### constraint.sdc
create_clock -name core_clock -period 3.39 [get_ports {clk}]
set_input_delay 0.6780 -clock core_clock [delete_from_list [all_inputs] [get_ports {clk}]]
set_output_delay 0.6780 -clock core_clock [all_outputs]
set_load 0.01 [all_outputs]
### config.mk
export PLATFORM = sky130hd
export DESIGN_NAME = pp_buffer_wrapper
export DESIGN_NICKNAME = pp_buffer_wrapper
export VERILOG_FILES = /design/flow/design.v
export SDC_FILE = /design/flow/constraint.sdc
export NUM_CORES = 4
export LEC_CHECK = 0
export CAP_MARGIN = 20
export CORE_MARGIN = 2
export CORE_UTILIZATION = 27
export PLACE_DENSITY = 0.6
export SLEW_MARGIN = 20
### design.v
`timescale 1ns / 1ps
module Simple_Dual_BRAM #(
    parameter BRAM_DATA_WIDTH = 96,
    parameter BRAM_DEPTH = 256,
    parameter BRAM_ADDR_WIDTH = $clog2(BRAM_DEPTH)
)
(
    input clk,
    input we_a,
    input en_a,
    input [BRAM_ADDR_WIDTH - 1 : 0] addr_a,
    input [BRAM_DATA_WIDTH - 1 : 0] din_a,
    input en_b,
    input [BRAM_ADDR_WIDTH - 1 : 0] addr_b,
    output [BRAM_DATA_WIDTH - 1 : 0] dout_b
);
reg [BRAM_DATA_WIDTH - 1 : 0] dout_b_r;
assign dout_b = dout_b_r;
(* RAM_STYLE = "BLOCK" *) reg [BRAM_DATA_WIDTH - 1 : 0] ram [BRAM_DEPTH - 1 : 0];
always @(posedge clk) begin
    if (en_a)
        if (we_a)
            ram[addr_a] <= din_a;
    if (en_b)
        dout_b_r <= ram[addr_b];
end
endmodule
`timescale 1ns/1ps
module ddr_axi_read #(
    parameter DATA_WIDTH = 64,
    parameter ADDR_WIDTH = 29,
    parameter BURST_LEN_WIDTH = 8,
    parameter NUM_BURST_WIDTH = 8
)
(
    input ACLK,
    input ARESETN,
    input rd_start,
    input [BURST_LEN_WIDTH - 1 : 0] rd_burst_len, 
    input [ADDR_WIDTH - 1 : 0] rd_start_addr,
    input [NUM_BURST_WIDTH - 1 : 0] rd_num_burst,  
    output rd_ready,  
    output [DATA_WIDTH - 1 : 0] rd_fifo_data,
    output rd_fifo_we,
    output rd_done,  
    output [3 : 0] m_axi_arid,
    output [ADDR_WIDTH - 1 : 0] m_axi_araddr,
    output [BURST_LEN_WIDTH - 1 : 0] m_axi_arlen,
    output [2 : 0] m_axi_arsize,
    output [1 : 0] m_axi_arburst,
    output [0 : 0] m_axi_arlock,
    output [3 : 0] m_axi_arcache,
    output [2 : 0] m_axi_arprot,
    output [3 : 0] m_axi_arqos,
    output m_axi_arvalid,
    input m_axi_arready,
    output m_axi_rready,
    input m_axi_rlast,
    input m_axi_rvalid,
    input [1 : 0] m_axi_rresp,
    input [3 : 0] m_axi_rid,
    input [DATA_WIDTH - 1 : 0] m_axi_rdata
);
    localparam S_RD_IDLE = 3'd0;
    localparam S_RA_START = 3'd1;
    localparam S_RA_WAIT = 3'd2;
    localparam S_RD_PROC = 3'd3;
    localparam S_RD_DONE = 3'd4;
    reg [2 : 0] rd_state;
    reg [2 : 0] rd_state_d1;
    always @(posedge ACLK) begin
        rd_state_d1 <= rd_state;
    end
    reg [ADDR_WIDTH - 1 : 0] m_axi_araddr_reg;
    reg [BURST_LEN_WIDTH - 1 : 0] m_axi_arlen_reg;
    reg m_axi_arvalid_reg;
    assign m_axi_arid = 4'b1111;
    assign m_axi_arsize = 3'b011;  
    assign m_axi_arburst = 2'b01;  
    assign m_axi_arlock = 1'b0;  
    assign m_axi_arcache = 4'b0011;  
    assign m_axi_arprot = 3'b000;  
    assign m_axi_arqos = 4'b0000;  
    assign m_axi_rready = 1'b1;
    reg [NUM_BURST_WIDTH - 1 : 0] num_burst_counter;  
    reg [NUM_BURST_WIDTH - 1 : 0] num_burst_rd_counter;  
    always @(posedge ACLK or negedge ARESETN) begin
        if (~ARESETN) begin
            num_burst_counter <= 0;
        end else if (rd_state == S_RD_IDLE & rd_start) begin
            num_burst_counter <= rd_num_burst - 1;
        end else if (rd_state == S_RA_WAIT & (m_axi_arvalid & m_axi_arready)) begin
            num_burst_counter <= num_burst_counter - 1;
        end
    end
    always @(posedge ACLK or negedge ARESETN) begin
        if (~ARESETN) begin
            num_burst_rd_counter <= 0;
        end else if (rd_state == S_RD_IDLE & rd_start) begin
            num_burst_rd_counter <= rd_num_burst;
        end else if (rd_state != S_RD_IDLE & (m_axi_rlast & m_axi_rvalid & m_axi_rready)) begin
            num_burst_rd_counter <= num_burst_rd_counter - 1;
        end
    end
    always @(posedge ACLK or negedge ARESETN) begin
        if (!ARESETN) begin
            rd_state <= S_RD_IDLE;
            m_axi_araddr_reg <= 0;
            m_axi_arlen_reg <= 0;
            m_axi_arvalid_reg <= 0;
        end else begin
            case (rd_state)
                S_RD_IDLE: begin
                    if (rd_start) begin
                        rd_state <= S_RA_START;
                        m_axi_araddr_reg <= rd_start_addr;
                        m_axi_arlen_reg <= rd_burst_len - 1;
                    end
                end
                S_RA_START: begin
                    rd_state <= S_RA_WAIT;
                    m_axi_arvalid_reg <= 1;
                end
                S_RA_WAIT: begin
                    if (m_axi_arvalid & m_axi_arready) begin
                        if (num_burst_counter == 0) begin
                            rd_state <= S_RD_PROC;
                            m_axi_arvalid_reg <= 0;
                        end else if (num_burst_counter > 0) begin
                            rd_state <= S_RA_START;
                            m_axi_arvalid_reg <= 0;
                            m_axi_araddr_reg <= m_axi_araddr_reg + ((m_axi_arlen_reg + 1) << m_axi_arsize);
                        end
                    end
                end
                S_RD_PROC: begin
                    if (num_burst_rd_counter == 0) begin
                        rd_state <= S_RD_DONE;
                    end
                end
                S_RD_DONE: begin
                    rd_state <= S_RD_IDLE;
                end
            endcase
        end
    end
    assign rd_ready = (rd_state == S_RD_IDLE);
    assign m_axi_arvalid = m_axi_arvalid_reg;
    assign m_axi_araddr = m_axi_araddr_reg;
    assign m_axi_arlen = m_axi_arlen_reg;
    assign rd_done = (rd_state == S_RD_DONE);
    assign rd_fifo_we = m_axi_rvalid & m_axi_rready;
    assign rd_fifo_data = m_axi_rdata;
endmodule
`timescale 1ns / 1ps
module pp_buffer_wrapper #(
    parameter BRAM0_DEPTH = 32,
    parameter BRAM0_DW = 64,
    parameter BRAM1_DEPTH = 32,
    parameter BRAM1_DW = 64,
    parameter BURST_LEN_WIDTH = 8,
    parameter NUM_BURST_WIDTH = 8,
    parameter DDR_ADDR_WIDTH = 29,
    parameter DDR_DW = 64,
    parameter BRAM0_ADDR_WIDTH = $clog2(BRAM0_DEPTH),
    parameter BRAM1_ADDR_WIDTH = $clog2(BRAM1_DEPTH)
)
(
    input clk,
    input rst_n,
    input rd_start,
    input [BURST_LEN_WIDTH - 1 : 0] rd_burst_len,
    input [NUM_BURST_WIDTH - 1 : 0] rd_num_burst,
    input [DDR_ADDR_WIDTH - 1 : 0] rd_start_addr,    
    output rd_ready,
    output rd_done,
    input [BRAM0_ADDR_WIDTH - 1 : 0] rd_start_bram_addr,
    input bram0_r_en,
    input bram1_r_en,
    output [BRAM0_DW - 1 : 0] bram0_rdata,
    output [BRAM1_DW - 1 : 0] bram1_rdata,
    input [BRAM0_ADDR_WIDTH - 1 : 0] bram0_r_addr,
    input [BRAM1_ADDR_WIDTH - 1 : 0] bram1_r_addr,
    output [3: 0] m_axi_arid,
    output [DDR_ADDR_WIDTH - 1 : 0] m_axi_araddr,
    output [BURST_LEN_WIDTH - 1 : 0] m_axi_arlen,
    output [2 : 0] m_axi_arsize,
    output [1 : 0] m_axi_arburst,
    output         m_axi_arlock,
    output [3 : 0] m_axi_arcache,
    output [2 : 0] m_axi_arprot,
    output [3 : 0] m_axi_arqos,
    output         m_axi_arvalid,
    input          m_axi_arready,
    output m_axi_rready,
    input m_axi_rlast,
    input m_axi_rvalid,
    input [1 : 0] m_axi_rresp,
    input [3 : 0] m_axi_rid,
    input [DDR_DW - 1 : 0] m_axi_rdata
);
reg [1 : 0] d2b_active_bram;  
reg [BRAM0_ADDR_WIDTH - 1 : 0] d2b_bram_addr;
wire [BRAM0_ADDR_WIDTH - 1 : 0] bram0_w_addr;
wire [BRAM1_ADDR_WIDTH - 1 : 0] bram1_w_addr;
wire [BRAM0_DW - 1 : 0] bram0_wdata;
wire [BRAM1_DW - 1 : 0] bram1_wdata;
wire [BRAM0_DW - 1 : 0] rd_fifo_data;
wire rd_fifo_we;
wire bram0_w_en, bram1_w_en;
wire bram0_we, bram1_we;
always @(posedge clk or negedge rst_n) begin
    if (~rst_n) begin
        d2b_active_bram <= 2'b01;  
    end else if (rd_done) begin
        d2b_active_bram <= ~d2b_active_bram;  
    end
end
always @(posedge clk or negedge rst_n) begin
    if (~rst_n) begin
        d2b_bram_addr <= 0;
    end else if (rd_start & rd_ready) begin
        d2b_bram_addr <= rd_start_bram_addr;
    end else if (rd_fifo_we) begin
        d2b_bram_addr <= d2b_bram_addr + 1;
    end
end
assign bram0_w_en = 1;
assign bram1_w_en = 1;
assign bram0_wdata = (d2b_active_bram[0])? rd_fifo_data : 0;
assign bram1_wdata = (d2b_active_bram[1])? rd_fifo_data : 0;
assign bram0_we = (d2b_active_bram[0])? rd_fifo_we : 0;
assign bram1_we = (d2b_active_bram[1])? rd_fifo_we : 0;
assign bram0_w_addr = (d2b_active_bram[0])? d2b_bram_addr : 0;
assign bram1_w_addr = (d2b_active_bram[1])? d2b_bram_addr : 0;
ddr_axi_read #(
    .DATA_WIDTH(DDR_DW), 
    .ADDR_WIDTH(DDR_ADDR_WIDTH), 
    .BURST_LEN_WIDTH(BURST_LEN_WIDTH), 
    .NUM_BURST_WIDTH(NUM_BURST_WIDTH) 
)
inst_ddr_axi_read
(
    .ACLK(clk), 
    .ARESETN(rst_n), 
    .rd_start(rd_start), 
    .rd_burst_len(rd_burst_len), 
    .rd_start_addr(rd_start_addr), 
    .rd_num_burst(rd_num_burst), 
    .rd_ready(rd_ready), 
    .rd_fifo_data(rd_fifo_data), 
    .rd_fifo_we(rd_fifo_we), 
    .rd_done(rd_done), 
    .m_axi_arid(m_axi_arid), 
    .m_axi_araddr(m_axi_araddr), 
    .m_axi_arlen(m_axi_arlen), 
    .m_axi_arsize(m_axi_arsize), 
    .m_axi_arburst(m_axi_arburst), 
    .m_axi_arlock(m_axi_arlock), 
    .m_axi_arcache(m_axi_arcache), 
    .m_axi_arprot(m_axi_arprot), 
    .m_axi_arqos(m_axi_arqos), 
    .m_axi_arvalid(m_axi_arvalid), 
    .m_axi_arready(m_axi_arready), 
    .m_axi_rready(m_axi_rready), 
    .m_axi_rlast(m_axi_rlast), 
    .m_axi_rvalid(m_axi_rvalid), 
    .m_axi_rresp(m_axi_rresp), 
    .m_axi_rid(m_axi_rid), 
    .m_axi_rdata(m_axi_rdata) 
);
Simple_Dual_BRAM #(
    .BRAM_DATA_WIDTH(BRAM0_DW),
    .BRAM_DEPTH(BRAM0_DEPTH),
    .BRAM_ADDR_WIDTH(BRAM0_ADDR_WIDTH)
)
inst0_Simple_Dual_BRAM
(
    .clk(clk),
    .we_a(bram0_we),
    .en_a(bram0_w_en),
    .addr_a(bram0_w_addr),
    .din_a(bram0_wdata),
    .en_b(bram0_r_en),
    .addr_b(bram0_r_addr),
    .dout_b(bram0_rdata)
);
Simple_Dual_BRAM #(
    .BRAM_DATA_WIDTH(BRAM1_DW),
    .BRAM_DEPTH(BRAM1_DEPTH),
    .BRAM_ADDR_WIDTH(BRAM1_ADDR_WIDTH)
)
inst1_Simple_Dual_BRAM
(
    .clk(clk),
    .we_a(bram1_we),
    .en_a(bram1_w_en),
    .addr_a(bram1_w_addr),
    .din_a(bram1_wdata),
    .en_b(bram1_r_en),
    .addr_b(bram1_r_addr),
    .dout_b(bram1_rdata)
);
endmodule
### run.sh
#!/bin/bash
# the make line also repeats each setting of config.mk as NAME=value (left out here)
make -C /OpenROAD-flow-scripts/flow DESIGN_CONFIG=/design/flow/config.mk WORK_HOME=/design/flow/orfs CLKGATE_MAP_FILE= finish
==> reports/qor.txt, run 1 <==
num rows -> 286
adder share -> 0.126%
overall global routing resource usage -> 14.1%
Worst R2R End -> inst_ddr_axi_read.m_axi_araddr_reg[26]$_DFFE_PN0P_
yosys cell count -> 7,116
Switching Share -> 25.0%
vias in the first global route -> 81,100
Max Slew Vio Count -> 0
DRT antenna net count -> 0
1st-iter DRT viols -> 9,022
largest delay contributor family on the critical path -> buffers and inverters
Worst Setup Start Kind -> flop
minimum clock period -> 3.18 ns
worst ir drop on vdd -> 495 uV
Hold Crit Start -> rd_start_addr[1]
pin count of the biggest net entering global routing -> 73
Top pwr grp -> sequential cells
CP Capture Point -> rd_done
Complex Gates by Area -> 1.88%
leading area contributor after synthesis -> edfxtp_1
mux share -> 17.2%
pre-CTS setup slack -> 0.199 ns
worst-case clock buffer depth -> 4
crit path buf inv count -> 3
post-synthesis cell area -> 164,000 sq um
Synth area leaders -> edfxtp_1, mux4_2, mux2i_1, dfrtp_1, a22o_1
Reg2Reg Depth -> 10
max incr delay on CP -> 0.56 ns
Critical-path top delay cell -> clkdlybuf4s50_1
core area -> 607,000 sq um
RSZ-0062 raised after global routing -> false
Worst setup startpoint -> inst_ddr_axi_read.rd_state[1]$_DFFE_PN0P_
maxcap violations -> 0
WL per Instance -> 27.3 um
grt total ovfl -> 0
antenna violations before repair -> 71
sequential share of power -> 50.8%
Critical R2R Launch -> inst_ddr_axi_read.m_axi_arlen_reg[0]$_DFFE_PN0P_
post-route setup slack -> 0.207 ns
H-tree level count -> 5
first-pass iteration count of the detailed router -> 5
Clock transition at path regs -> 0.06 ns
via count -> 79,900
Dominant flop cell -> edfxtp_1
DR vias/cell -> 4.85
Fmax -> 314 MHz
Power per Cell Area -> 659 nW/um^2
fin cells -> 16,500
hold depth -> 3
status -> timing/DRC/antenna clean
Final period util -> 93.9%
Seq/Total Area, Yosys -> 78.2%
Worst setup EP type -> primary output
DPL Wire Length -> 265,000 um
crit path max fanout -> 11
P_sw -> 32.6 mW
Final Skew -> 0.0671 ns
combinational power -> 16.2 mW
Slew @ Worst Pin -> 1.08 ns
final setup violating endpoints -> 0
number of warnings the tools reported -> 35
total CTS buffers -> 432
GP Congestion -> 0.799
Top cell area share -> 77.2%
Worst Hold End -> inst_ddr_axi_read.m_axi_araddr_reg[1]$_DFFE_PN0P_
first-pass GRT wire length -> 625,000 um
Seq. pwr -> 66.0 mW
asr flop ratio synth -> 1.49%
clock share of power -> 36.8%
Die Size -> 615,000 sq um
IO buf count -> 299
Worst Hold Class -> input port to flop
residual DRC count -> 0
Die Wd -> 784 um
XOR/XNOR share of the synthesized area -> 0.165%
Levels on crit path -> 4
crit path DRT -> 2.71 ns
critical path data arrival time -> 2.50 ns
Hold Violations, Final -> 0
Inst Count DP -> 15,700
clock sink count -> 4,288
Top Ports -> 328
Yosys top cell by instances -> edfxtp_1
crit path kind -> flop to primary output
relative slew slack -> 27.7%
Ys Warns -> 3
Comb pwr share -> 12.4%
Avg Cell Area, Syn -> 23.1 sq um
Die H -> 784 um
Top logic family -> multiplexers
LEAKAGE -> 62.3 nW
Pint -> 97.4 mW
EDFF count, synth -> 4,224
CTS tree -> done
Starting Density -> 27.1%
clock latency (worst-skew pair) -> 1.01 ns
crit-path cells -> inv_1, and3_1, buf_4, clkdlybuf4s50_1
most frequent cells after synthesis -> edfxtp_1, mux4_2, mux2i_1
Area Overhead vs Synth -> 20.1%
Clock Power -> 47.8 mW
Reg2Reg Setup Slack -> 0.26 ns
synthesized instance count -> 7,116
Synthesized registers -> 4,288
yosys stat area -> 164,000 sq um
clock root buffer -> clkbuf_16
yosys simple share -> 1.34%
total routed wirelength -> 449,000 um
nets -> 8,180
Cell Type Count -> 63
fin util -> 32.5%
routing by layer:
layer,part of all wire (%),up-vias,GRT usage [%]
li1,-,32200,-
met1,40,43600,18.6
met2,49,3417,23.8
met3,7.7,743,2.49
met4,3.1,10,4.14
met5,0.015,-,0
through the flow:
step	setup TNS [ns]	power, mW	hold slack, ns	cell area, sq um
detailed placement	0	83.5	0.465	183000
global placement	0	82.7	0.497	183000
global route	0	134	0.227	197000
finish	0	130	0.252	197000
CTS	0	131	0.171	197000
floorplan	-710.03	75.1	0.382	165000
area by class of cell:
type | count | area [sq um]
multi-input cells | 2428 | 34700
flip-flops and latches | 4288 | 128000
well taps | 8064 | 10100
fillers | 56400 | 409000
inverters | 14 | 52.6
repair buffers | 862 | 9920
diodes | 10 | 25.0
clock buffers | 523 | 11200
clock inverters | 288 | 2960
what timing repair did:
item,CTS,global route
hold buffers,1,0
resized,0,0
endpoints found under the hold margin,63,0
setup buffers,0,0
==> run 2, diff against run 1 <==
- CAP_MARGIN: 20 -> 35
- CORE_UTILIZATION: 27 -> 65
- CTS_CLUSTER_SIZE: default -> 75
- clock period: 3.39 -> 2.73 ns (I/O delays scaled with it)
==> reports/qor.txt, run 2 <==
WL per Instance -> 34.3 um (+26%)
Synth area leaders -> edfxtp_1, mux4_2, mux2i_1, dfrtp_1, a22o_1
mux share -> 17.2% (unchanged)
Dominant flop cell -> edfxtp_1
adder share -> 0.126% (unchanged)
pin count of the biggest net entering global routing -> 69 (-5.5%)
minimum clock period -> 2.66 ns
combinational power -> 21.5 mW (+33%)
antenna violations before repair -> 24 (-66%)
Hold Crit Start -> bram1_r_en
Worst setup EP type -> flop
Clock transition at path regs -> 0.06 ns (about the same)
H-tree level count -> 5 (unchanged)
M1 GR Usage -> 46.9% (+28 points)
Total Power -> 159 mW (+23%)
post-synthesis cell area -> 164,000 sq um (unchanged)
Worst R2R End -> inst_ddr_axi_read.m_axi_araddr_reg[27]$_DFFE_PN0P_
critical path data arrival time -> 3.49 ns (+0.99 ns)
Top logic family -> multiplexers
Worst Hold End -> inst1_Simple_Dual_BRAM.dout_b_r[41]$_DFFE_PP_
Worst setup startpoint -> inst_ddr_axi_read.m_axi_arlen_reg[1]$_DFFE_PN0P_
Worst Hold Class -> input port to flop
Critical R2R Launch -> inst_ddr_axi_read.m_axi_arlen_reg[1]$_DFFE_PN0P_
Final Skew -> 0.0720 ns (+0.00495 ns)
crit path buf inv count -> 3 (unchanged)
Clock Power -> 55.9 mW (+17%)
final setup violating endpoints -> 0 (unchanged)
GRT met2 Usage -> 52.2% (+28 points)
number of warnings the tools reported -> 38 (+8.6%)
Setup Buffers After CTS -> 0 (unchanged)
Die Size -> 257,000 sq um (-58%)
Levels on crit path -> 11 (+7)
core area -> 251,000 sq um (-59%)
1st-iter DRT viols -> 10,900 (+20%)
DRT antenna net count -> 0 (unchanged)
hold depth -> 1 (-2)
clock sink count -> 4,288 (unchanged)
max incr delay on CP -> 0.39 ns (-0.17 ns)
Comb pwr share -> 13.5% (+1.1 points)
Placed Area -> 181,000 sq um (-1.3%)
IO buf count -> 299 (unchanged)
clock share of power -> 35.1% (-1.7 points)
nets -> 8,420 (+2.9%)
via count -> 80,800 (+1.0%)
DR vias/cell -> 6.75 (+39%)
P_sw -> 38.8 mW (+19%)
yosys stat area -> 164,000 sq um (unchanged)
Inst Count DP -> 11,200 (-29%)
first-pass iteration count of the detailed router -> 8 (+3)
Worst Setup Start Kind -> flop
crit path DRT -> 3.55 ns (+0.84 ns)
leading area contributor after synthesis -> edfxtp_1
CP Capture Point -> inst_ddr_axi_read.m_axi_araddr_reg[27]$_DFFE_PN0P_
Max Slew Vio Count -> 0 (unchanged)
Reg2Reg Depth -> 11 (+1)
crit path kind -> flop to flop
Starting Density -> 65.3% (+38 points)
Switching Share -> 24.4% (-0.67 points)
Die Wd -> 507 um (-35%)
clock latency (worst-skew pair) -> 1.01 ns (about the same)
yosys simple share -> 1.34% (unchanged)
Power per Cell Area -> 819 nW/um^2 (+24%)
Final period util -> 97.5% (+3.7 points)
Die H -> 507 um (-35%)
Synthesized registers -> 4,288 (unchanged)
overall global routing resource usage -> 32.4% (+18 points)
worst-case clock buffer depth -> 4 (unchanged)
crit-path cells -> ha_2, buf_4, inv_1, fa_1, nor2b_2, o2111ai_2, a21oi_1, a21oi_2, buf_6, nor4_1, o211ai_1
global routing's busiest layer -> met2
GP Congestion -> 0.858 (+7.3%)
most frequent cells after synthesis -> edfxtp_1, mux4_2, mux2i_1
clock root buffer -> clkbuf_16
status -> timing/DRC/antenna clean
Hold Violations, Final -> 0 (unchanged)
CTS tree -> done
fin util -> 77.4% (+45 points)
relative slew slack -> 45.6% (+18 points)
Slew @ Worst Pin -> 0.814 ns (-0.271 ns)
Top pwr grp -> sequential cells
LEAKAGE -> 63.8 nW (+2.3%)
worst ir drop on vdd -> 686 uV (+39%)
crit path max fanout -> 11 (unchanged)
Critical-path top delay cell -> dfrtp_1
vias in the first global route -> 81,900 (+0.90%)
Top cell area share -> 77.2% (unchanged)
Yosys top cell by instances -> edfxtp_1
residual DRC count -> 0 (unchanged)
total CTS buffers -> 421 (-2.5%)
XOR/XNOR share of the synthesized area -> 0.165% (unchanged)
Cell Type Count -> 63 (unchanged)
total routed wirelength -> 410,000 um (-8.7%)
hold_ws -> 0.0806 ns (-0.171 ns)
fill count -> 13,000 (-77%)
Reg2Reg Setup Slack -> 0.07 ns (-0.19 ns)
DPL Wire Length -> 246,000 um (-7.3%)
Pint -> 120 mW (+24%)
yosys cell count -> 7,116 (unchanged)
largest delay contributor family on the critical path -> adder cells
EDFF count, synth -> 4,224 (unchanged)
fin area -> 194,000 sq um (-1.5%)
met3 Usage GRT -> 5.56% (+3.1 points)
Ys Warns -> 3 (unchanged)
asr flop ratio synth -> 1.49% (unchanged)
sequential share of power -> 51.4% (+0.6 points)
grt total ovfl -> 0 (unchanged)
Area Overhead vs Synth -> 18.4%
Avg Cell Area, Syn -> 23.1 sq um (unchanged)
fin cells -> 12,000 (-27%)
Seq/Total Area, Yosys -> 78.2% (unchanged)
num rows -> 184 (-36%)
Fmax -> 376 MHz
RSZ-0062 raised after global routing -> true
synthesized instance count -> 7,116 (unchanged)
first-pass GRT wire length -> 587,000 um (-6.1%)
Seq. pwr -> 81.8 mW (+24%)
maxcap violations -> 0 (unchanged)
Top Ports -> 328 (unchanged)
Complex Gates by Area -> 1.88% (unchanged)
==> run 2: routing by layer <==
metal	wire length, um	part of all wire, %
met1	155000	38
met2	204000	50
met3	39100	9.5
met4	11900	2.9
met5	43	0.010
==> run 2: layout make-up <==
class                           instances  area [sq um]  share of cell area [%]
Sequential cell                      4288        128000                    66.1
Multi-Input combinational cell       2428         34800                    17.9
Timing Repair Buffer                 1113         13700                    7.07
Clock buffer                          510         11000                    5.65
Tap cell                             3348          4190                    2.15
Clock inverter                        244          2210                    1.13
Inverter                               14          52.6                  0.0270
Antenna cell                           16          40.0                  0.0206
==> run 2: timing repair <==
item,CTS,global route
endpoints found under the setup margin,10,10
hold buffers,1,0
pin swaps,0,2
gates cloned,0,0
gates resized,18,26
endpoints found under the hold margin,25,0
==> run 2: metrics by stage <==
stage | TNS (ns) | setup WS [ns]
after CTS | 0 | 0.00283
final | 0 | 0.0669
after floorplan | -292.49 | -0.199
after global placement | -0.0168 | -0.0168
after detailed placement | -0.310 | -0.110
after global routing | -0.258 | -0.0646
==> run 3, diff against run 2 <==
- CAP_MARGIN: 35 -> 15
- CORE_UTILIZATION: 65 -> 72
- CTS_CLUSTER_SIZE: 75 -> default
- PLACE_DENSITY: 0.6 -> 0.66
- SETUP_SLACK_MARGIN: default -> 0.49
- clock period: 2.73 -> 1.89 ns (I/O delays scaled with it)
==> reports/qor.txt, run 3 <==
LEAKAGE -> 68.7 nW (+7.7%)
fin util -> 89.8% (+12 points)
asr flop ratio synth -> 1.49% (unchanged)
clock share of power -> 34.5% (-0.6 points)
total routed wirelength -> 683,000 um (+67%)
sequential share of power -> 46.7% (-4.7 points)
Complex Gates by Area -> 1.88% (unchanged)
final setup violating endpoints -> 5,190 (+5,190)
Worst setup startpoint -> inst1_Simple_Dual_BRAM.ram[6][7]$_DFFE_PP_
Top cell area share -> 77.2% (unchanged)
post-route setup slack -> -2.32 ns (-2.39 ns)
failing layout criteria -> capacitance limit, slew limit, setup timing
clock latency (worst-skew pair) -> 1.10 ns (+0.09 ns)
GP Congestion -> 0.863 (+0.57%)
num rows -> 175 (-4.9%)
Pint -> 181 mW (+50%)
Fmax -> 237 MHz (-37%)
largest delay contributor family on the critical path -> AND-OR/OR-AND gates
Reg2Reg Setup Slack -> -2.32 ns (-2.39 ns)
crit path max fanout -> 1 (-10)
Power per Cell Area -> 1260 nW/um^2 (+53%)
Die H -> 482 um (-4.9%)
Worst Hold Class -> input port to flop
DRT antenna net count -> 0 (unchanged)
status -> complete, but fails checks
yosys simple share -> 1.34% (unchanged)
Dominant flop cell -> edfxtp_1
Die Size -> 232,000 sq um (-9.6%)
Comb pwr share -> 18.8% (+5.3 points)
via count -> 107,000 (+32%)
Area Overhead vs Synth -> 24.2%
Synth area leaders -> edfxtp_1, mux4_2, mux2i_1, dfrtp_1, a22o_1
Worst setup EP type -> flop
total CTS buffers -> 413 (-1.9%)
global routing's busiest layer -> met2
hold_ws -> 0.0165 ns (-0.0641 ns)
maxcap violations -> 1 (+1)
GRT met2 Usage -> 76.8% (+25 points)
mux share -> 17.2% (unchanged)
Yosys top cell by instances -> edfxtp_1
first-pass iteration count of the detailed router -> 9 (+1)
DR vias/cell -> 8.67 (+28%)
critical path data arrival time -> 4.58 ns (+1.09 ns)
Clock transition at path regs -> 0.09 ns (+0.03 ns)
leading area contributor after synthesis -> edfxtp_1
core area -> 227,000 sq um (-9.7%)
WL per Instance -> 55.6 um (+62%)
Critical-path top delay cell -> a221oi_1
fin cells -> 12,300 (+2.8%)
Hold Violations, Final -> 0 (unchanged)
adder share -> 0.126% (unchanged)
fin area -> 204,000 sq um (+4.9%)
P_sw -> 75.1 mW (+93%)
minimum clock period -> 4.21 ns (+1.55 ns)
Starting Density -> 72.4% (+7.0 points)
Cell Type Count -> 63 (unchanged)
hold depth -> 3 (+2)
most frequent cells after synthesis -> edfxtp_1, mux4_2, mux2i_1
pre-CTS setup slack -> -0.805 ns (-0.695 ns)
XOR/XNOR share of the synthesized area -> 0.165% (unchanged)
CP Capture Point -> inst1_Simple_Dual_BRAM.dout_b_r[7]$_DFFE_PP_
yosys stat area -> 164,000 sq um (unchanged)
Top logic family -> multiplexers
grt total ovfl -> 0 (unchanged)
met3 Usage GRT -> 15.3% (+9.7 points)
overall global routing resource usage -> 49.8% (+17 points)
Max Slew Vio Count -> 2 (+2)
pin count of the biggest net entering global routing -> 54 (-22%)
Worst Setup Start Kind -> flop
1st-iter DRT viols -> 25,400 (+130%)
Final period util -> 223% (+130 points)
vias in the first global route -> 97,400 (+19%)
Levels on crit path -> 4 (-7)
H-tree level count -> 5 (unchanged)
yosys cell count -> 7,116 (unchanged)
Seq/Total Area, Yosys -> 78.2% (unchanged)
Clock Power -> 88.3 mW (+58%)
RSZ-0062 raised after global routing -> true
Reg2Reg Depth -> 4 (-7)
Worst R2R End -> inst1_Simple_Dual_BRAM.dout_b_r[7]$_DFFE_PP_
Synthesized registers -> 4,288 (unchanged)
clock sink count -> 4,288 (unchanged)
residual DRC count -> 0 (unchanged)
IO buf count -> 299 (unchanged)
worst ir drop on vdd -> 1330 uV (+94%)
Hold Crit Start -> rd_start_addr[6]
Seq. pwr -> 120 mW (+47%)
Avg Cell Area, Syn -> 23.1 sq um (unchanged)
relative slew slack -> -127% (-170 points)
Final Skew -> 0.0959 ns (+0.0239 ns)
crit path DRT -> 2.26 ns (-1.29 ns)
max incr delay on CP -> 2.49 ns (+2.10 ns)
Placed Area -> 185,000 sq um (+2.6%)
Switching Share -> 29.3% (+4.9 points)
DPL Wire Length -> 278,000 um (+13%)
Die Wd -> 482 um (-4.9%)
crit path kind -> flop to flop
Ys Warns -> 3 (unchanged)
post-synthesis cell area -> 164,000 sq um (unchanged)
combinational power -> 48.1 mW (+120%)
Slew @ Worst Pin -> 3.40 ns (+2.59 ns)
number of warnings the tools reported -> 40 (+5.3%)
synthesized instance count -> 7,116 (unchanged)
M1 GR Usage -> 60.2% (+13 points)
first-pass GRT wire length -> 780,000 um (+33%)
crit path buf inv count -> 0 (-3)
antenna violations before repair -> 78 (+230%)
Worst Hold End -> inst_ddr_axi_read.m_axi_araddr_reg[6]$_DFFE_PN0P_
crit-path cells -> mux4_2, mux2i_1, a22o_1, a221oi_1
worst-case clock buffer depth -> 4 (unchanged)
Top Ports -> 328 (unchanged)
nets -> 9,040 (+7.4%)
clock root buffer -> clkbuf_16
Critical R2R Launch -> inst1_Simple_Dual_BRAM.ram[6][7]$_DFFE_PP_
CTS tree -> done
Inst Count DP -> 11,200 (+0.34%)
Top pwr grp -> sequential cells
EDFF count, synth -> 4,224 (unchanged)
[run 3: cell type report]
type	instances	area [sq um]
flip-flops and latches	4288	128000
multi-input cells	2428	35500
clock inverters	231	2200
fillers	6412	23100
clock buffers	499	10800
diodes	82	205
well taps	3009	3760
repair buffers	1741	23000
inverters	14	55.1
[run 3: through the flow]
step / setup TNS, ns / power (mW)
after floorplan: -3755.54 / 135
after global placement: -1876.88 / 153
after detailed placement: -1898.82 / 155
after CTS: -93.72 / 241
after global routing: -552.18 / 256
final: -741.57 / 256
[run 3: what timing repair did]
item | 4_1_cts | 5_1_grt
setup endpoints to repair | 8187 | 8549
setup buffers | 120 | 72
gates resized | 1026 | 205
gates cloned | 34 | 40
hold buffers | 14 | 0
pin swaps | 52 | 69
hold endpoints to repair | 154 | 0
[run 3: layer usage]
metal  part of all wire [%]  wire length, um
met4                     14            93700
met1                     25           171000
met3                     18           123000
met5                  0.097              665
met2                     43           295000
==> run 4, diff against run 3 <==
- CAP_MARGIN: 15 -> 5
- SETUP_SLACK_MARGIN: 0.49 -> 0.56
- clock period: 1.89 -> 1.88 ns (I/O delays scaled with it)
==> reports/qor.txt, run 4 <==
post-synthesis cell area -> 164,000 sq um (unchanged)
EDFF count, synth -> 4,224 (unchanged)
synthesized instance count -> 7,116 (unchanged)
Levels on crit path -> 13 (+9)
via count -> 106,000 (-0.65%)
Yosys top cell by instances -> edfxtp_1
Worst setup startpoint -> inst_ddr_axi_read.m_axi_arlen_reg[0]$_DFFE_PN0P_
pre-CTS setup slack -> -0.814 ns (-0.00852 ns)
fin cells -> 12,400 (+0.62%)
crit path max fanout -> 8 (+7)
Top logic family -> multiplexers
antenna violations before repair -> 95 (+22%)
DR vias/cell -> 8.57 (-1.3%)
Die Size -> 232,000 sq um (unchanged)
Clock Power -> 89.9 mW (+2%)
pin count of the biggest net entering global routing -> 65 (+20%)
maxcap violations -> 0 (-1)
most frequent cells after synthesis -> edfxtp_1, mux4_2, mux2i_1
Hold Violations, Final -> 0 (unchanged)
Worst Setup Start Kind -> flop
P_sw -> 74.0 mW (-1.4%)
leading area contributor after synthesis -> edfxtp_1
sequential share of power -> 46.7% (about the same)
vias in the first global route -> 97,800 (+0.46%)
Critical R2R Launch -> inst_ddr_axi_read.m_axi_arlen_reg[0]$_DFFE_PN0P_
Critical-path top delay cell -> dfrtp_2
Most Frequent Cell on Critical Path -> buf_6
crit path kind -> flop to flop
clock latency (worst-skew pair) -> 1.07 ns (-0.03 ns)
residual DRC count -> 0 (unchanged)
Top pwr grp -> sequential cells
Starting Density -> 72.4% (unchanged)
1st-iter DRT viols -> 25,600 (+0.72%)
Final period util -> 146% (-77 points)
yosys stat area -> 164,000 sq um (unchanged)
Die H -> 482 um (unchanged)
largest delay contributor family on the critical path -> AND-OR/OR-AND gates
crit path DRT -> 2.73 ns (+0.47 ns)
num rows -> 175 (unchanged)
IO buf count -> 299 (unchanged)
Pint -> 183 mW (+1.2%)
post-route setup slack -> -0.868 ns (+1.45 ns)
total routed wirelength -> 672,000 um (-1.7%)
Power per Cell Area -> 1250 nW/um^2 (about the same)
Cell Type Count -> 63 (unchanged)
Area Overhead vs Synth -> 24.7%
RSZ-0062 raised after global routing -> true
status -> complete, but fails checks
crit-path cells -> buf_6, and4_1, nand4_1, xnor2_1, ha_1, buf_6, a21o_1, a21o_1, a21oi_2, buf_6, buf_6, nand4b_1, o211ai_1
Reg2Reg Setup Slack -> -0.87 ns (+1.45 ns)
DRT antenna net count -> 0 (unchanged)
relative slew slack -> 9.99% (+140 points)
asr flop ratio synth -> 1.49% (unchanged)
grt total ovfl -> 0 (unchanged)
Seq/Total Area, Yosys -> 78.2% (unchanged)
yosys simple share -> 1.34% (unchanged)
Top Ports -> 328 (unchanged)
nets -> 9,114 (+0.82%)
Top cell area share -> 77.2% (unchanged)
Max Slew Vio Count -> 0 (-2)
Synth area leaders -> edfxtp_1, mux4_2, mux2i_1, dfrtp_1, a22o_1
CP Capture Point -> inst_ddr_axi_read.m_axi_araddr_reg[27]$_DFFE_PN0P_
failing layout criteria -> setup timing
Dominant flop cell -> edfxtp_1
Die Wd -> 482 um (unchanged)
number of warnings the tools reported -> 41 (+2.5%)
final setup violating endpoints -> 7,020 (+35%)
overall global routing resource usage -> 50.1% (+0.30 points)
minimum clock period -> 2.75 ns (-1.46 ns)
combinational power -> 47.0 mW (-2%)
first-pass iteration count of the detailed router -> 10 (+1)
hold depth -> 3 (unchanged)
CTS tree -> done
crit path buf inv count -> 4 (+4)
max incr delay on CP -> 0.42 ns (-2.07 ns)
DPL Wire Length -> 285,000 um (+2.7%)
critical path data arrival time -> 3.60 ns (-0.98 ns)
Complex Gates by Area -> 1.88% (unchanged)
Inst Count DP -> 11,300 (+0.99%)
clock root buffer -> clkbuf_16
Hold Crit Start -> rd_start_addr[6]
Synthesized registers -> 4,288 (unchanged)
GP Congestion -> 0.867 (+0.50%)
Clock transition at path regs -> 0.07 ns (-0.02 ns)
Avg Cell Area, Syn -> 23.1 sq um (unchanged)
Ys Warns -> 3 (unchanged)
worst-case clock buffer depth -> 4 (unchanged)
Slew @ Worst Pin -> 1.35 ns (-2.05 ns)
LEAKAGE -> 69.2 nW (+0.75%)
first-pass GRT wire length -> 784,000 um (+0.44%)
Comb pwr share -> 18.3% (-0.5 points)
clock share of power -> 35.0% (+0.5 points)
WL per Instance -> 54.3 um (-2.3%)
total CTS buffers -> 417 (+0.97%)
XOR/XNOR share of the synthesized area -> 0.165% (unchanged)
Switching Share -> 28.8% (-0.52 points)
adder share -> 0.126% (unchanged)
Fmax -> 364 MHz (+53%)
clock sink count -> 4,288 (unchanged)
H-tree level count -> 5 (unchanged)
Seq. pwr -> 120 mW (about the same)
mux share -> 17.2% (unchanged)
Worst R2R End -> inst_ddr_axi_read.m_axi_araddr_reg[27]$_DFFE_PN0P_
fill count -> 6,258 (-2.4%)
yosys cell count -> 7,116 (unchanged)
Worst setup EP type -> flop
core area -> 227,000 sq um (unchanged)
Worst Hold End -> inst_ddr_axi_read.m_axi_araddr_reg[6]$_DFFE_PN0P_
Total Power -> 257 mW (+0.42%)
worst ir drop on vdd -> 1480 uV (+11%)
Worst Hold Class -> input port to flop
Reg2Reg Depth -> 13 (+9)
Final Skew -> 0.0807 ns (-0.0152 ns)
[run 4: timing repair]
action / CTS / global route
endpoints found under the setup margin: 8492 / 8550
gates cloned: 12 / 64
pin swaps: 40 / 64
buffers inserted: 79 / 76
hold buffers: 9 / 0
endpoints found under the hold margin: 130 / 0
gates resized: 935 / 219
[run 4: per-stage QoR]
stage	setup TNS [ns]	util, %	hold slack, ns	area, sq um
finish	-1566.54	90.3	0.0639	205000
detailed placement	-1954.19	82.2	0.424	187000
floorplan	-3797.96	-	0.0804	165000
global route	-1217.87	90.2	0.0684	205000
global placement	-1965.25	82.2	0.425	187000
CTS	-227.45	88.7	0.0237	201000
[run 4: layout make-up]
type | instances | area, sq um | share of cell area [%]
clock buffer | 501 | 10900 | 5.30
antenna | 82 | 205 | 0.100
multi-input combinational | 2428 | 35400 | 17.3
clock inverter | 235 | 2520 | 1.23
inverter | 14 | 57.6 | 0.0281
tap | 3009 | 3760 | 1.84
timing repair buffer | 1811 | 23700 | 11.6
sequential | 4288 | 128000 | 62.7
[run 4: per-layer routing]
metal  GRT usage [%]  vias to the layer above  part of all wire, %  wire [um]
met4            38.9                       56                   14      91800
met2            77.4                    16200                   44     292000
met1            60.2                    49900                   25     167000
li1                -                    34100                    -          -
met5               0                        -                 0.11        764
met3            14.7                     5610                   18     120000
==> run 5, diff against run 4 <==
- ABC_AREA: default -> 1
- CAP_MARGIN: 5 -> 30
- CORE_ASPECT_RATIO: default -> 1.68
- CORE_UTILIZATION: 72 -> 35
- CTS_CLUSTER_DIAMETER: default -> 189
- CTS_CLUSTER_SIZE: default -> 15
- GPL_ROUTABILITY_DRIVEN: default -> 1
- GPL_TIMING_DRIVEN: default -> 0
- HOLD_SLACK_MARGIN: default -> 0.17
- MAX_ROUTING_LAYER: default -> met4
- PLACE_DENSITY: 0.66 -> 0.46
- SETUP_SLACK_MARGIN: 0.56 -> default
- SLEW_MARGIN: 20 -> 15
- TNS_END_PERCENT: default -> 45
- clock period: 1.88 -> 4.45 ns (I/O delays scaled with it)
==> reports/qor.txt, run 5 <==
antenna violations before repair -> 68 (-28%)
core area -> 483,000 sq um (+110%)
worst ir drop on vdd -> 298 uV (-80%)
Most Frequent Cell on Critical Path -> buf_12
nets -> 14,500 (+59%)
clock sink count -> 4,288 (unchanged)
Top Ports -> 328 (unchanged)
Die H -> 907 um (+88%)
Inst Count DP -> 20,300 (+79%)
Hold Violations, Final -> 0 (unchanged)
num rows -> 331 (+89%)
setup TNS -> 0 ns (+1566.54 ns)
asr flop ratio synth -> 1.49% (unchanged)
largest delay contributor family on the critical path -> buffers and inverters
Worst Hold End -> inst0_Simple_Dual_BRAM.dout_b_r[36]$_DFFE_PP_
most frequent cells after synthesis -> edfxtp_1, nor2_1, o21ai_0
combinational power -> 5.29 mW (-89%)
Complex Gates by Area -> 10.2% (+8.3 points)
worst-case clock buffer depth -> 4 (unchanged)
Seq/Total Area, Yosys -> 75.6% (-2.5 points)
IO buf count -> 292 (-2.3%)
Max Slew Vio Count -> 0 (unchanged)
crit path buf inv count -> 5 (+1)
Ys Warns -> 3 (unchanged)
Placed Area -> 190,000 sq um (+1.7%)
yosys cell count -> 13,200 (+86%)
Worst Hold Class -> input port to flop
WL per Instance -> 35.5 um (-35%)
Critical-path top delay cell -> nor2_4
fin cells -> 20,700 (+67%)
Die Wd -> 541 um (+12%)
Dominant flop cell -> edfxtp_1
RSZ-0062 raised after global routing -> false
total routed wirelength -> 735,000 um (+9.4%)
fill count -> 45,300 (+620%)
overall global routing resource usage -> 30.1% (-20 points)
clock root buffer -> clkbuf_16
vias in the first global route -> 114,000 (+17%)
clock latency (worst-skew pair) -> 1.00 ns (-0.07 ns)
Clock Power -> 27.8 mW (-69%)
crit path max fanout -> 15 (+7)
via count -> 118,000 (+11%)
pin count of the biggest net entering global routing -> 59 (-9.2%)
XOR/XNOR share of the synthesized area -> 0.113% (-0.052 points)
Comb pwr share -> 6.9% (-11 points)
Area Overhead vs Synth -> 17.2%
Setup Buffers After CTS -> 0 (-100%)
leading area contributor after synthesis -> edfxtp_1
relative slew slack -> 19.9% (+9.9 points)
Power per Cell Area -> 387 nW/um^2 (-69%)
first-pass GRT wire length -> 978,000 um (+25%)
CP Capture Point -> inst0_Simple_Dual_BRAM.ram[30][26]$_DFFE_PP_
Top pwr grp -> sequential cells
P_sw -> 18.5 mW (-75%)
residual DRC count -> 0 (unchanged)
clock share of power -> 36.1% (+1.1 points)
critical path data arrival time -> 5.10 ns (+1.50 ns)
Worst setup EP type -> flop
crit path kind -> flop to flop
Yosys top cell by instances -> edfxtp_1
synthesized instance count -> 13,200 (+86%)
Worst setup startpoint -> d2b_active_bram[0]$_DFFE_PN1P_
status -> timing/DRC/antenna clean
Worst Setup Start Kind -> flop
Synth area leaders -> edfxtp_1, o21ai_0, nor2_1, nand2_1, o22ai_1
Seq. pwr -> 43.9 mW (-63%)
total CTS buffers -> 323 (-23%)
Switching Share -> 24.0% (-4.8 points)
Top cell area share -> 74.7% (-2.5 points)
DRT antenna net count -> 0 (unchanged)
Clock transition at path regs -> 0.08 ns (about the same)
LEAKAGE -> 57.3 nW (-17%)
max incr delay on CP -> 0.82 ns (+0.40 ns)
Slew @ Worst Pin -> 1.20 ns (-0.148 ns)
DR vias/cell -> 5.68 (-34%)
1st-iter DRT viols -> 13,300 (-48%)
minimum clock period -> 4.43 ns (+1.68 ns)
final setup violating endpoints -> 0 (-100%)
Final Skew -> 0.0634 ns (-0.0173 ns)
DPL Wire Length -> 530,000 um (+86%)
first-pass iteration count of the detailed router -> 8 (-2)
Avg Cell Area, Syn -> 12.8 sq um (-44%)
Final period util -> 99.5% (-47 points)
mux share -> 0% (-17 points)
CTS tree -> done
H-tree level count -> 5 (unchanged)
Reg2Reg Depth -> 7 (-6)
sequential share of power -> 57.0% (+10 points)
Pint -> 58.4 mW (-68%)
Synthesized registers -> 4,288 (unchanged)
Reg2Reg Setup Slack -> 0.02 ns (+0.89 ns)
Hold Crit Start -> bram0_r_en
EDFF count, synth -> 4,224 (unchanged)
Top logic family -> simple AND/OR/NAND/NOR gates
GP Congestion -> 0.887 (+2.3%)
adder share -> 0.122% (-0.0041 points)
yosys simple share -> 10.8% (+9.4 points)
post-synthesis cell area -> 170,000 sq um (+3.4%)
crit-path cells -> clkbuf_2, clkbuf_1, nand3_1, nor2_4, buf_12, buf_12, buf_12
hold depth -> 1 (-2)
crit path DRT -> 5.13 ns (+2.40 ns)
Die Size -> 491,000 sq um (+110%)
Total Power -> 76.9 mW (-70%)
maxcap violations -> 0 (unchanged)
number of warnings the tools reported -> 35 (-15%)
fin area -> 199,000 sq um (-2.9%)
Fmax -> 226 MHz (-38%)
Starting Density -> 35.1% (-37 points)
Levels on crit path -> 7 (-6)
grt total ovfl -> 0 (unchanged)
Critical R2R Launch -> d2b_active_bram[0]$_DFFE_PN1P_
Cell Type Count -> 47 (-25%)
yosys stat area -> 170,000 sq um (+3.4%)
Worst R2R End -> inst0_Simple_Dual_BRAM.ram[30][26]$_DFFE_PP_
fin util -> 41.2% (-49 points)
-- run 5: repair_timing --
item | 4_1_cts | 5_1_grt
endpoints found under the hold margin | 69 | 0
gates resized | 0 | 0
hold buffers | 2 | 0
setup endpoints to repair | 0 | 0
-- run 5: metrics by stage --
stage	hold slack [ns]	setup slack [ns]
after floorplan	0.472	0.0106
after global placement	0.465	-7.36
after detailed placement	0.472	-0.274
after CTS	0.238	0.0539
after global routing	0.276	0.0605
final	0.283	0.0238
-- run 5: routing by layer --
metal  up-vias  routed length [um]  GRT usage (%)
met4         0               57000           19.8
met1     60300              256000           32.4
met2      5412              378000           52.2
met5         -                   0              -
li1      50400                   -              -
met3      1632               44300           3.42
-- run 5: layout make-up --
class,count,area (sq um),area share [%]
Antenna cell,40,100,0.0503
Buffer,931,4450,2.24
Clock buffer,352,8410,4.23
Clock inverter,12,160,0.0805
Inverter,242,921,0.463
Multi-Input combinational cell,7806,36600,18.4
Sequential cell,4288,128000,64.5
Tap cell,6327,7920,3.98
Timing Repair Buffer,718,12000,6.01
==> run 6, diff against run 5 <==
- ABC_AREA: 1 -> default
- CAP_MARGIN: 30 -> 20
- CORE_ASPECT_RATIO: 1.68 -> default
- CORE_UTILIZATION: 35 -> 40
- CTS_CLUSTER_DIAMETER: 189 -> default
- CTS_CLUSTER_SIZE: 15 -> default
- GPL_ROUTABILITY_DRIVEN: 1 -> default
- GPL_TIMING_DRIVEN: 0 -> default
- HOLD_SLACK_MARGIN: 0.17 -> default
- MAX_ROUTING_LAYER: met4 -> default
- PLACE_DENSITY: 0.46 -> 0.6
- SLEW_MARGIN: 15 -> 20
- TNS_END_PERCENT: 45 -> default
- clock period: 4.45 -> 4.0 ns (I/O delays scaled with it)
==> reports/qor.txt, run 6 <==
Top cell area share -> 77.2% (+2.5 points)
post-cts resize count -> 0 (unchanged)
synthesized instance count -> 7,116 (-46%)
Ys Warns -> 3 (unchanged)
Top pwr grp -> sequential cells
CP Capture Point -> rd_done
Complex Gates by Area -> 1.88% (-8.3 points)
crit path DRT -> 3.20 ns (-1.93 ns)
asr flop ratio synth -> 1.49% (unchanged)
minimum clock period -> 3.42 ns
Area Overhead vs Synth -> 17.4%
GP Congestion -> 0.791 (-11%)
Top logic family -> multiplexers
Die H -> 645 um (-29%)
num rows -> 235 (-29%)
Worst Setup Start Kind -> flop
Seq. pwr -> 56.0 mW (+28%)
most frequent cells after synthesis -> edfxtp_1, mux4_2, mux2i_1
pre-CTS setup slack -> 0.760 ns (+1.03 ns)
Die Wd -> 645 um (+19%)
nets -> 8,072 (-44%)
yosys cell count -> 7,116 (-46%)
CTS tree -> done
LEAKAGE -> 61.6 nW (+7.5%)
clock sink count -> 4,288 (unchanged)
Final Skew -> 0.0694 ns (+0.00600 ns)
Cell Type Count -> 63 (+34%)
max incr delay on CP -> 0.60 ns (-0.22 ns)
Final period util -> 85.5% (-14 points)
Worst setup EP type -> primary output
Critical R2R Launch -> inst_ddr_axi_read.m_axi_arlen_reg[1]$_DFFE_PN0P_
leading area contributor after synthesis -> edfxtp_1
Levels on crit path -> 3 (-4)
Critical-path top delay cell -> clkdlybuf4s50_1
hold depth -> 3 (+2)
clock root buffer -> clkbuf_16
Clock transition at path regs -> 0.06 ns (-0.02 ns)
Clock Power -> 40.0 mW (+44%)
total routed wirelength -> 437,000 um (-41%)
Slew @ Worst Pin -> 1.09 ns (-0.115 ns)
final setup violating endpoints -> 0 (unchanged)
DR vias/cell -> 5.78 (+1.7%)
Worst Hold End -> inst_ddr_axi_read.m_axi_araddr_reg[2]$_DFFE_PN0P_
crit path max fanout -> 11 (-4)
clock latency (worst-skew pair) -> 1.03 ns (+0.03 ns)
Worst Hold Class -> input port to flop
Comb pwr share -> 12.1% (+5.2 points)
Synth area leaders -> edfxtp_1, mux4_2, mux2i_1, dfrtp_1, a22o_1
P_sw -> 27.0 mW (+46%)
Fmax -> 292 MHz
mux share -> 17.2% (+17 points)
Synthesized registers -> 4,288 (unchanged)
Worst setup startpoint -> inst_ddr_axi_read.rd_state[1]$_DFFE_PN0P_
relative slew slack -> 27.5% (+7.7 points)
Hold Crit Start -> rd_start_addr[2]
pin count of the biggest net entering global routing -> 65 (+10%)
EDFF count, synth -> 4,224 (unchanged)
worst ir drop on vdd -> 453 uV (+52%)
residual DRC count -> 0 (unchanged)
overall global routing resource usage -> 20.7% (-9.4 points)
status -> timing/DRC/antenna clean
Die Size -> 416,000 sq um (-15%)
Hold Violations, Final -> 0 (unchanged)
Pint -> 82.2 mW (+41%)
WL per Instance -> 31.8 um (-10%)
crit-path cells -> inv_1, and3_1, clkdlybuf4s50_1
H-tree level count -> 5 (unchanged)
RSZ-0062 raised after global routing -> false
yosys simple share -> 1.34% (-9.4 points)
combinational power -> 13.2 mW (+150%)
vias in the first global route -> 81,000 (-29%)
post-route setup slack -> 0.578 ns (+0.554 ns)
first-pass iteration count of the detailed router -> 7 (-1)
1st-iter DRT viols -> 9,192 (-31%)
Yosys top cell by instances -> edfxtp_1
adder share -> 0.126% (+0.0041 points)
Max Slew Vio Count -> 0 (unchanged)
first-pass GRT wire length -> 615,000 um (-37%)
Reg2Reg Setup Slack -> 0.76 ns (+0.74 ns)
Starting Density -> 40.1% (+5.0 points)
number of warnings the tools reported -> 35 (unchanged)
critical path data arrival time -> 2.62 ns (-2.48 ns)
setup TNS -> 0 ns (unchanged)
Seq/Total Area, Yosys -> 78.2% (+2.5 points)
IO buf count -> 299 (+2.4%)
Reg2Reg Depth -> 10 (+3)
XOR/XNOR share of the synthesized area -> 0.165% (+0.052 points)
total CTS buffers -> 430 (+33%)
Top Ports -> 328 (unchanged)
DRT antenna net count -> 0 (unchanged)
MI comb area -> 34,700 sq um (-5.3%)
maxcap violations -> 0 (unchanged)
via count -> 79,400 (-33%)
Dominant flop cell -> edfxtp_1
crit path kind -> flop to primary output
Setup Buffers After CTS -> 0 (unchanged)
yosys stat area -> 164,000 sq um (-3.3%)
clock share of power -> 36.6% (+0.5 points)
Worst R2R End -> inst_ddr_axi_read.m_axi_araddr_reg[26]$_DFFE_PN0P_
crit path buf inv count -> 2 (-3)
core area -> 409,000 sq um (-15%)
Switching Share -> 24.7% (+0.68 points)
Avg Cell Area, Syn -> 23.1 sq um (+80%)
antenna violations before repair -> 58 (-15%)
worst-case clock buffer depth -> 4 (unchanged)
fill count -> 33,300 (-26%)
largest delay contributor family on the critical path -> buffers and inverters
Storage cell area -> 128,000 sq um (about the same)
post-synthesis cell area -> 164,000 sq um (-3.3%)
grt total ovfl -> 0 (unchanged)
sequential share of power -> 51.3% (-5.7 points)
DPL Wire Length -> 249,000 um (-53%)
Power per Cell Area -> 566 nW/um^2 (+46%)
## run 6: per-stage QoR
| stage | area (sq um) | utilization, % | power, mW | cells | hold WS [ns] |
|---|---|---|---|---|---|
| global placement | 179000 | 43.7 | 69.7 | 12900 | 0.476 |
| detailed placement | 179000 | 43.7 | 70.3 | 12900 | 0.470 |
| CTS | 193000 | 47.1 | 110 | 13700 | 0.252 |
| global route | 193000 | 47.1 | 113 | 13700 | 0.266 |
| finish | 193000 | 47.1 | 109 | 13700 | 0.311 |
| floorplan | 164000 | - | 63.7 | 7136 | 0.432 |
## run 6: timing repair
action | CTS | global route
endpoints found under the setup margin | 0 | 0
hold endpoints to repair | 25 | 0
hold buffers | 1 | 0
## run 6: metal layers
layer / part of all wire, % / track usage, % / routed length (um)
met3: 7.4 / 2.90 / 32200
met2: 50 / 34.9 / 220000
met4: 2.3 / 5.26 / 10000
met5: 0.0034 / 0 / 15
met1: 40 / 28.5 / 175000
## run 6: layout make-up
cell class / instances / area share (%)
clock inverter: 262 / 1.39
clock buffer: 519 / 5.81
antenna: 20 / 0.0260
inverter: 14 / 0.0272
tap: 5451 / 3.54
multi-input combinational: 2428 / 18.0
sequential: 4288 / 66.6
timing repair buffer: 756 / 4.61
==> run 7, diff against run 6 <==
- CORE_UTILIZATION: 40 -> 71
- PLACE_DENSITY: 0.6 -> default
- SETUP_SLACK_MARGIN: default -> 0.51
- clock period: 4.0 -> 1.96 ns (I/O delays scaled with it)
==> reports/qor.txt, run 7 <==
worst ir drop on vdd -> 1490 uV (+230%)
XOR/XNOR share of the synthesized area -> 0.165% (unchanged)
Fmax -> 374 MHz
Final period util -> 137% (+51 points)
Die Size -> 235,000 sq um (-43%)
total CTS buffers -> 416 (-3.3%)
minimum clock period -> 2.68 ns
DRT antenna net count -> 0 (unchanged)
nets -> 9,146 (+13%)
Worst Hold Class -> input port to asynchronous set/reset pin
crit-path cells -> buf_6, and4_4, nand4_1, xnor2_1, ha_1, buf_4, o211ai_1, nor2_1, o21a_1, o21ai_1, buf_4, o32a_1, o31a_1
Hold Violations, Final -> 0 (unchanged)
CTS tree -> done
M1 GR Usage -> 57.7% (+29 points)
Clock Power -> 82.0 mW (+110%)
Reg2Reg Setup Slack -> -0.72 ns (-1.48 ns)
Seq/Total Area, Yosys -> 78.2% (unchanged)
worst-case clock buffer depth -> 4 (unchanged)
max incr delay on CP -> 0.40 ns (-0.20 ns)
GP Congestion -> 0.886 (+12%)
H-tree level count -> 5 (unchanged)
GRT met2 Usage -> 73.6% (+39 points)
clock latency (worst-skew pair) -> 1.05 ns (+0.02 ns)
Avg Cell Area, Syn -> 23.1 sq um (unchanged)
yosys cell count -> 7,116 (unchanged)
crit path buf inv count -> 3 (+1)
final setup violating endpoints -> 1,243 (+1,243)
Top pwr grp -> sequential cells
met3 Usage GRT -> 13.3% (+10 points)
Top logic family -> multiplexers
total routed wirelength -> 586,000 um (+34%)
post-synthesis cell area -> 164,000 sq um (unchanged)
Cell Type Count -> 63 (unchanged)
synthesized instance count -> 7,116 (unchanged)
core area -> 230,000 sq um (-44%)
crit path DRT -> 2.82 ns (-0.38 ns)
Complex Gates by Area -> 1.88% (unchanged)
Worst Setup Start Kind -> flop
pre-CTS setup slack -> -0.891 ns (-1.65 ns)
Comb pwr share -> 17.9% (+5.8 points)
clock root buffer -> clkbuf_16
clock share of power -> 34.2% (-2.4 points)
Placed Area -> 187,000 sq um (+4.7%)
combinational power -> 43.0 mW (+230%)
residual DRC count -> 0 (unchanged)
pin count of the biggest net entering global routing -> 43 (-34%)
CP Capture Point -> inst_ddr_axi_read.m_axi_araddr_reg[20]$_DFFE_PN0P_
yosys stat area -> 164,000 sq um (unchanged)
via count -> 97,800 (+23%)
Starting Density -> 71.4% (+31 points)
Area Overhead vs Synth -> 24.3%
maxcap violations -> 0 (unchanged)
Final Skew -> 0.0920 ns (+0.0226 ns)
Storage cell area -> 128,000 sq um (about the same)
first-pass GRT wire length -> 753,000 um (+22%)
EDFF count, synth -> 4,224 (unchanged)
Seq. pwr -> 115 mW (+110%)
Slew @ Worst Pin -> 0.950 ns (-0.137 ns)
Critical-path top delay cell -> dfrtp_1
overall global routing resource usage -> 46.9% (+26 points)
most frequent cells after synthesis -> edfxtp_1, mux4_2, mux2i_1
1st-iter DRT viols -> 19,100 (+110%)
P_sw -> 65.0 mW (+140%)
Worst setup EP type -> flop
Worst R2R End -> inst_ddr_axi_read.m_axi_araddr_reg[20]$_DFFE_PN0P_
critical path data arrival time -> 3.53 ns (+0.91 ns)
Switching Share -> 27.1% (+2.4 points)
Clock transition at path regs -> 0.06 ns (about the same)
Inst Count DP -> 11,400 (-12%)
antenna violations before repair -> 46 (-21%)
Reg2Reg Depth -> 13 (+3)
Most Frequent Cell on Critical Path -> buf_4
status -> complete, but fails checks
clock sink count -> 4,288 (unchanged)
adder share -> 0.126% (unchanged)
Die Wd -> 485 um (-25%)
largest delay contributor family on the critical path -> AND-OR/OR-AND gates
DR vias/cell -> 7.91 (+37%)
number of warnings the tools reported -> 40 (+14%)
Levels on crit path -> 13 (+10)
Worst setup startpoint -> inst_ddr_axi_read.m_axi_arlen_reg[1]$_DFFE_PN0P_
Pint -> 175 mW (+110%)
Die H -> 485 um (-25%)
Dominant flop cell -> edfxtp_1
LEAKAGE -> 69.1 nW (+12%)
crit path kind -> flop to flop
grt total ovfl -> 0 (unchanged)
IO buf count -> 299 (unchanged)
sequential share of power -> 47.8% (-3.5 points)
RSZ-0062 raised after global routing -> true
Synthesized registers -> 4,288 (unchanged)
post-route setup slack -> -0.716 ns (-1.29 ns)
Synth area leaders -> edfxtp_1, mux4_2, mux2i_1, dfrtp_1, a22o_1
hold_ws -> 0.0354 ns (-0.276 ns)
asr flop ratio synth -> 1.49% (unchanged)
Yosys top cell by instances -> edfxtp_1
fin area -> 204,000 sq um (+5.9%)
Max Slew Vio Count -> 0 (unchanged)
mux share -> 17.2% (unchanged)
leading area contributor after synthesis -> edfxtp_1
WL per Instance -> 47.3 um (+49%)
relative slew slack -> 34.8% (+7.3 points)
Critical R2R Launch -> inst_ddr_axi_read.m_axi_arlen_reg[1]$_DFFE_PN0P_
yosys simple share -> 1.34% (unchanged)
Top cell area share -> 77.2% (unchanged)
fill count -> 7,389 (-78%)
MI comb area -> 35,200 sq um (+1.5%)
first-pass iteration count of the detailed router -> 9 (+2)
Top Ports -> 328 (unchanged)
global routing's busiest layer -> met2
num rows -> 176 (-25%)
crit path max fanout -> 7 (-4)
vias in the first global route -> 96,400 (+19%)
fin cells -> 12,400 (-10%)
DPL Wire Length -> 278,000 um (+12%)
Power per Cell Area -> 1170 nW/um^2 (+110%)
Ys Warns -> 3 (unchanged)
failing layout criteria -> setup timing
[run 7: through the flow]
stage | utilization (%) | setup TNS (ns) | power [mW]
final | 88.8 | -66.65 | 240
after global routing | 88.7 | -76.00 | 242
after CTS | 88.0 | -22.37 | 231
after detailed placement | 81.4 | -1112.29 | 149
after global placement | 81.4 | -1098.11 | 148
after floorplan | - | -3458.61 | 130
[run 7: timing repair]
item | in CTS | in global routing
hold buffers | 11 | 0
pin swaps | 38 | 64
setup endpoints to repair | 7630 | 8518
gates resized | 939 | 172
endpoints found under the hold margin | 91 | 0
setup buffers | 94 | 76
gates cloned | 27 | 19
[run 7: final cells by class]
type / instances / area share [%]
antenna: 33 / 0.0404
timing repair buffer: 1844 / 11.6
multi-input combinational: 2428 / 17.2
clock buffer: 492 / 5.26
sequential: 4288 / 62.9
clock inverter: 242 / 1.13
inverter: 14 / 0.0294
tap: 3026 / 1.85
[run 7: metal layers]
layer	share of wire (%)	wire, um
met5	0.036	212
met4	10	59700
met3	15	90700
met2	46	272000
met1	28	163000
==> run 8, diff against run 7 <==
- CORE_ASPECT_RATIO: default -> 0.94
- CORE_UTILIZATION: 71 -> 20
- SETUP_SLACK_MARGIN: 0.51 -> default
- clock period: 1.96 -> 4.0 ns (I/O delays scaled with it)
==> reports/qor.txt, run 8 <==
GP Congestion -> 0.741 (-16%)
relative slew slack -> 26.2% (-8.6 points)
most frequent cells after synthesis -> edfxtp_1, mux4_2, mux2i_1
Starting Density -> 20.1% (-51 points)
post-synthesis cell area -> 164,000 sq um (unchanged)
clock share of power -> 35.2% (+1.0 points)
XOR/XNOR share of the synthesized area -> 0.165% (unchanged)
Comb pwr share -> 12.6% (-5.3 points)
Switching Share -> 25.5% (-1.6 points)
P_sw -> 27.4 mW (-58%)
status -> timing/DRC/antenna clean
Final period util -> 87.5% (-49 points)
Area Overhead vs Synth -> 20.8%
Worst Hold End -> inst1_Simple_Dual_BRAM.dout_b_r[51]$_DFFE_PP_
yosys cell count -> 7,116 (unchanged)
Max Slew Vio Count -> 0 (unchanged)
pin count of the biggest net entering global routing -> 71 (+65%)
Synth area leaders -> edfxtp_1, mux4_2, mux2i_1, dfrtp_1, a22o_1
Die Wd -> 939 um (+94%)
vias in the first global route -> 79,700 (-17%)
Storage cell area -> 128,000 sq um (about the same)
residual DRC count -> 0 (unchanged)
hold depth -> 1
Complex Gates by Area -> 1.88% (unchanged)
Yosys top cell by instances -> edfxtp_1
Critical-path top delay cell -> clkdlybuf4s50_1
Avg Cell Area, Syn -> 23.1 sq um (unchanged)
DPL Wire Length -> 276,000 um (-0.77%)
LEAKAGE -> 61.1 nW (-12%)
1st-iter DRT viols -> 9,295 (-51%)
clock sink count -> 4,288 (unchanged)
Die Size -> 829,000 sq um (+250%)
Critical R2R Launch -> inst_ddr_axi_read.m_axi_arlen_reg[0]$_DFFE_PN0P_
Pint -> 80.1 mW (-54%)
clock latency (worst-skew pair) -> 1.02 ns (-0.03 ns)
Seq/Total Area, Yosys -> 78.2% (unchanged)
nets -> 8,061 (-12%)
yosys stat area -> 164,000 sq um (unchanged)
overall global routing resource usage -> 10.9% (-36 points)
Worst R2R End -> inst_ddr_axi_read.m_axi_araddr_reg[26]$_DFFE_PN0P_
mux share -> 17.2% (unchanged)
Hold Crit Start -> bram1_r_en
Hold Violations, Final -> 0 (unchanged)
Top logic family -> multiplexers
Clock Power -> 37.9 mW (-54%)
combinational power -> 13.6 mW (-68%)
Cell Type Count -> 63 (unchanged)
crit path kind -> flop to primary output
Clock transition at path regs -> 0.06 ns (about the same)
EDFF count, synth -> 4,224 (unchanged)
num rows -> 322 (+83%)
max incr delay on CP -> 0.64 ns (+0.24 ns)
worst-case clock buffer depth -> 4 (unchanged)
Total Power -> 107 mW (-55%)
first-pass iteration count of the detailed router -> 6 (-3)
CP Capture Point -> rd_done
Worst setup startpoint -> inst_ddr_axi_read.rd_state[1]$_DFFE_PN0P_
Ys Warns -> 3 (unchanged)
sequential share of power -> 52.1% (+4.3 points)
Power per Cell Area -> 542 nW/um^2 (-54%)
clock root buffer -> clkbuf_16
Reg2Reg Setup Slack -> 0.93 ns (+1.65 ns)
crit path buf inv count -> 2 (-1)
maxcap violations -> 0 (unchanged)
first-pass GRT wire length -> 647,000 um (-14%)
H-tree level count -> 5 (unchanged)
fin util -> 24.3% (-65 points)
crit path max fanout -> 11 (+4)
Dominant flop cell -> edfxtp_1
Top cell area share -> 77.2% (unchanged)
final setup violating endpoints -> 0 (-100%)
Reg2Reg Depth -> 10 (-3)
adder share -> 0.126% (unchanged)
Seq. pwr -> 56.0 mW (-51%)
synthesized instance count -> 7,116 (unchanged)
worst ir drop on vdd -> 396 uV (-73%)
yosys simple share -> 1.34% (unchanged)
DRT antenna net count -> 0 (unchanged)
fill count -> 82,200 (+1000%)
Top pwr grp -> sequential cells
Worst setup EP type -> primary output
CTS tree -> done
Fmax -> 286 MHz
antenna violations before repair -> 55 (+20%)
IO buf count -> 299 (unchanged)
Worst Setup Start Kind -> flop
minimum clock period -> 3.50 ns
total routed wirelength -> 471,000 um (-20%)
grt total ovfl -> 0 (unchanged)
Worst Hold Class -> input port to flop
Synthesized registers -> 4,288 (unchanged)
Final Skew -> 0.102 ns (+0.00957 ns)
Die H -> 883 um (+82%)
WL per Instance -> 24.6 um (-48%)
via count -> 79,000 (-19%)
RSZ-0062 raised after global routing -> false
crit path DRT -> 3.20 ns (+0.38 ns)
Top Ports -> 328 (unchanged)
asr flop ratio synth -> 1.49% (unchanged)
largest delay contributor family on the critical path -> buffers and inverters
number of warnings the tools reported -> 35 (-13%)
setup TNS -> 0 ns (+66.65 ns)
leading area contributor after synthesis -> edfxtp_1
critical path data arrival time -> 2.70 ns (-0.83 ns)
crit-path cells -> inv_1, and3_1, clkdlybuf4s50_1
DR vias/cell -> 4.13 (-48%)
core area -> 818,000 sq um (+260%)
Slew @ Worst Pin -> 1.11 ns (+0.156 ns)
Levels on crit path -> 3 (-10)
MI comb area -> 34,700 sq um (-1.5%)
total CTS buffers -> 407 (-2.2%)
post-cts resize count -> 0 (-100%)
-- run 8: per-stage QoR --
stage / setup slack [ns] / instances / area, sq um / hold WS (ns)
after floorplan: -0.624 / 7136 / 164000 / 0.432
after global placement: 0.623 / 18400 / 185000 / 0.470
after detailed placement: 0.604 / 18400 / 185000 / 0.460
after CTS: 0.219 / 19100 / 198000 / 0.150
after global routing: 0.270 / 19100 / 198000 / 0.197
final: 0.501 / 19200 / 198000 / 0.232
-- run 8: final cells by class --
class / instances / area share, %
diodes: 58 / 0.0731
clock buffers: 510 / 5.38
clock inverters: 234 / 1.10
inverters: 14 / 0.0265
multi-input cells: 2428 / 17.5
flip-flops and latches: 4288 / 64.7
well taps: 10900 / 6.84
repair buffers: 768 / 4.38
-- run 8: timing repair --
action | 4_1_cts | 5_1_grt
setup buffers | 0 | 0
hold buffers | 1 | 0
hold endpoints to repair | 13 | 0
endpoints found under the setup margin | 0 | 0
-- run 8: metal layers --
metal  up-vias  share of wire [%]  wire length (um)  track usage [%]
met2      3219                 49            233000             18.6
met3       592                7.4             34900             1.73
met4         6                2.8             13100             2.99
met5         -             0.0085                40                0
met1     43300                 40            190000             14.4
li1      31900                  -                 -                -
Power and IR drop assume default switching activity.
